// asx_soupbintcp_itch
module asx_soupbintcp_itch (
    input  wire        clk,
    input  wire        rst,
    input  wire        ip_payload_valid,
    input  wire [7:0]  ip_payload_data,
    input  wire        ip_payload_start,
    input  wire        ip_payload_end,
    output wire [15:0] tcp_src_port,
    output wire [15:0] tcp_dst_port,
    output wire [31:0] tcp_seq_num,
    output wire [31:0] tcp_ack_num,
    output wire [3:0] tcp_data_offset,
    output wire [7:0] tcp_flags,
    output wire [15:0] tcp_window,
    output wire tcp_flag_syn,
    output wire tcp_flag_ack,
    output wire tcp_flag_fin,
    output wire tcp_flag_rst,
    output wire tcp_flag_psh,
    output wire tcp_header_valid,
    output wire tcp_parse_error,
    output wire session_active,
    output wire [63:0] session_sequence,
    output wire [7:0] pkt_type,
    output wire pkt_type_valid,
    output wire pkt_heartbeat,
    output wire pkt_login_accepted,
    output wire pkt_login_rejected,
    output wire pkt_end_session,
    output wire [31:0] seq_data_count,
    output wire [31:0] heartbeat_count,
    output wire parse_error,
    output wire msg_valid,
    output wire [7:0] msg_type,
    output wire msg_error,
    output wire [31:0] timestamp,
    output wire [63:0] order_id,
    output wire [31:0] orderbook_id,
    output wire side,
    output wire add_order_valid,
    output wire add_order_start,
    output wire [63:0] quantity,
    output wire [31:0] price,
    output wire [15:0] order_attributes,
    output wire order_executed_valid,
    output wire [63:0] exec_quantity,
    output wire order_cancel_valid,
    output wire order_delete_valid,
    output wire order_replace_valid,
    output wire directory_valid,
    output wire system_event_valid,
    output wire [7:0] event_code,
    output wire [31:0] total_messages,
    output wire [31:0] parse_errors
);
    wire       tcp_payload_valid;
    wire [7:0] tcp_payload_data;
    wire       tcp_payload_start;
    wire       tcp_payload_end;
  ...
Size: ~3600 cells after synthesis, roughly 680 I/O pins, ~32000 µm² of cells after synthesis.
Settings: LEC_CHECK=0, ABC_AREA=1, CAP_MARGIN=20, CELL_PAD_IN_SITES_DETAIL_PLACEMENT=1, CELL_PAD_IN_SITES_GLOBAL_PLACEMENT=3, CORE_ASPECT_RATIO=1.76, CORE_MARGIN=2, CORE_UTILIZATION=40, CTS_CLUSTER_DIAMETER=120, GPL_ROUTABILITY_DRIVEN=0, GPL_TIMING_DRIVEN=0, PLACE_DENSITY_LB_ADDON=0.21, SETUP_SLACK_MARGIN=1.32, SLEW_MARGIN=20; clock period 5.0 ns.
run.sh (not shown) runs the stock make flow with config.mk's settings and CLKGATE_MAP_FILE=.
The first run died in 3_3_place_gp (FLW-0024).
Next try:
==> flow/config.mk (replaced) <==
export PLATFORM = sky130hd
export DESIGN_NAME = asx_soupbintcp_itch
export DESIGN_NICKNAME = asx_soupbintcp_itch
export VERILOG_FILES = /design/flow/design.v
export SDC_FILE = /design/flow/constraint.sdc
export NUM_CORES = 4
export LEC_CHECK = 0
export ABC_AREA = 1
export CAP_MARGIN = 20
export CORE_ASPECT_RATIO = 0.5
export CORE_MARGIN = 2
export CORE_UTILIZATION = 68
export CTS_CLUSTER_DIAMETER = 62
export SLEW_MARGIN = 20
==> flow/constraint.sdc (replaced) <==
create_clock -name core_clock -period 2.51 [get_ports {clk}]
set_input_delay 0.5020 -clock core_clock [delete_from_list [all_inputs] [get_ports {clk}]]
set_output_delay 0.5020 -clock core_clock [all_outputs]
set_load 0.01 [all_outputs]
After rerunning: This time the run died in 5_1_grt with GRT-0116. Die area falls by 41%. Synthesized cell count is unchanged. Synthesized area is unchanged.
Next try:
--- a/flow/config.mk
+++ b/flow/config.mk
@@ -7,8 +7,5 @@
 export LEC_CHECK = 0
-export ABC_AREA = 1
 export CAP_MARGIN = 20
-export CORE_ASPECT_RATIO = 0.5
 export CORE_MARGIN = 2
-export CORE_UTILIZATION = 68
-export CTS_CLUSTER_DIAMETER = 62
+export CORE_UTILIZATION = 40
 export SLEW_MARGIN = 20
==> flow/constraint.sdc (replaced) <==
create_clock -name core_clock -period 3.63 [get_ports {clk}]
set_input_delay 0.7260 -clock core_clock [delete_from_list [all_inputs] [get_ports {clk}]]
set_output_delay 0.7260 -clock core_clock [all_outputs]
set_load 0.01 [all_outputs]
This time the run finished clean. Synthesized cell count goes down by about a fifth. Die size goes up by well over a third. Area after synthesis goes down by a little under a tenth.
Next try:
--- a/flow/config.mk
+++ b/flow/config.mk
@@ -10,2 +10,5 @@
 export CORE_UTILIZATION = 40
+export CTS_CLUSTER_DIAMETER = 120
+export PLACE_DENSITY_LB_ADDON = 0.21
+export SETUP_SLACK_MARGIN = 1.32
 export SLEW_MARGIN = 20
==> flow/constraint.sdc (replaced) <==
create_clock -name core_clock -period 5.0 [get_ports {clk}]
set_input_delay 1.0000 -clock core_clock [delete_from_list [all_inputs] [get_ports {clk}]]
set_output_delay 1.0000 -clock core_clock [all_outputs]
set_load 0.01 [all_outputs]
The changed run ran to the end with no violations.
Wire length fell by 2.1%.
Clock power decreases by 28%.
Total power fell by 28%.
Clock skew is about the same.
Synthesized area stays the same.
Global-route usage is lower by 0.57 points.
Hold slack hardly moves.
Count of clock-buffer cells in the layout drops by 4.
Core utilization falls by 0.49 points.
Synthesized cell count is unchanged.
Next try:
--- a/flow/config.mk
+++ b/flow/config.mk
@@ -9,6 +9,3 @@
 export CORE_MARGIN = 2
-export CORE_UTILIZATION = 40
-export CTS_CLUSTER_DIAMETER = 120
-export PLACE_DENSITY_LB_ADDON = 0.21
-export SETUP_SLACK_MARGIN = 1.32
+export CORE_UTILIZATION = 71
 export SLEW_MARGIN = 20
==> flow/constraint.sdc (replaced) <==
create_clock -name core_clock -period 3.63 [get_ports {clk}]
set_input_delay 0.7260 -clock core_clock [delete_from_list [all_inputs] [get_ports {clk}]]
set_output_delay 0.7260 -clock core_clock [all_outputs]
set_load 0.01 [all_outputs]
What happened: The changed run ended with an error in 5_1_grt, error GRT-0232. Synthesized cell count does not change. Die area is lower by 43%. Synthesized area is unchanged.
Next try:
--- a/flow/config.mk
+++ b/flow/config.mk
@@ -9,3 +9,5 @@
 export CORE_MARGIN = 2
-export CORE_UTILIZATION = 71
+export CORE_UTILIZATION = 64
+export CTS_CLUSTER_SIZE = 36
+export SETUP_SLACK_MARGIN = 0.6
 export SLEW_MARGIN = 20
==> flow/constraint.sdc (replaced) <==
create_clock -name core_clock -period 2.02 [get_ports {clk}]
set_input_delay 0.4040 -clock core_clock [delete_from_list [all_inputs] [get_ports {clk}]]
set_output_delay 0.4040 -clock core_clock [all_outputs]
set_load 0.01 [all_outputs]
What happened:
- The changed run stopped in 4_1_cts on DPL-0038
- die size went up by 11%
- area after synthesis does not change
- synthesized cell count does not change
Power and IR drop assume default switching activity.
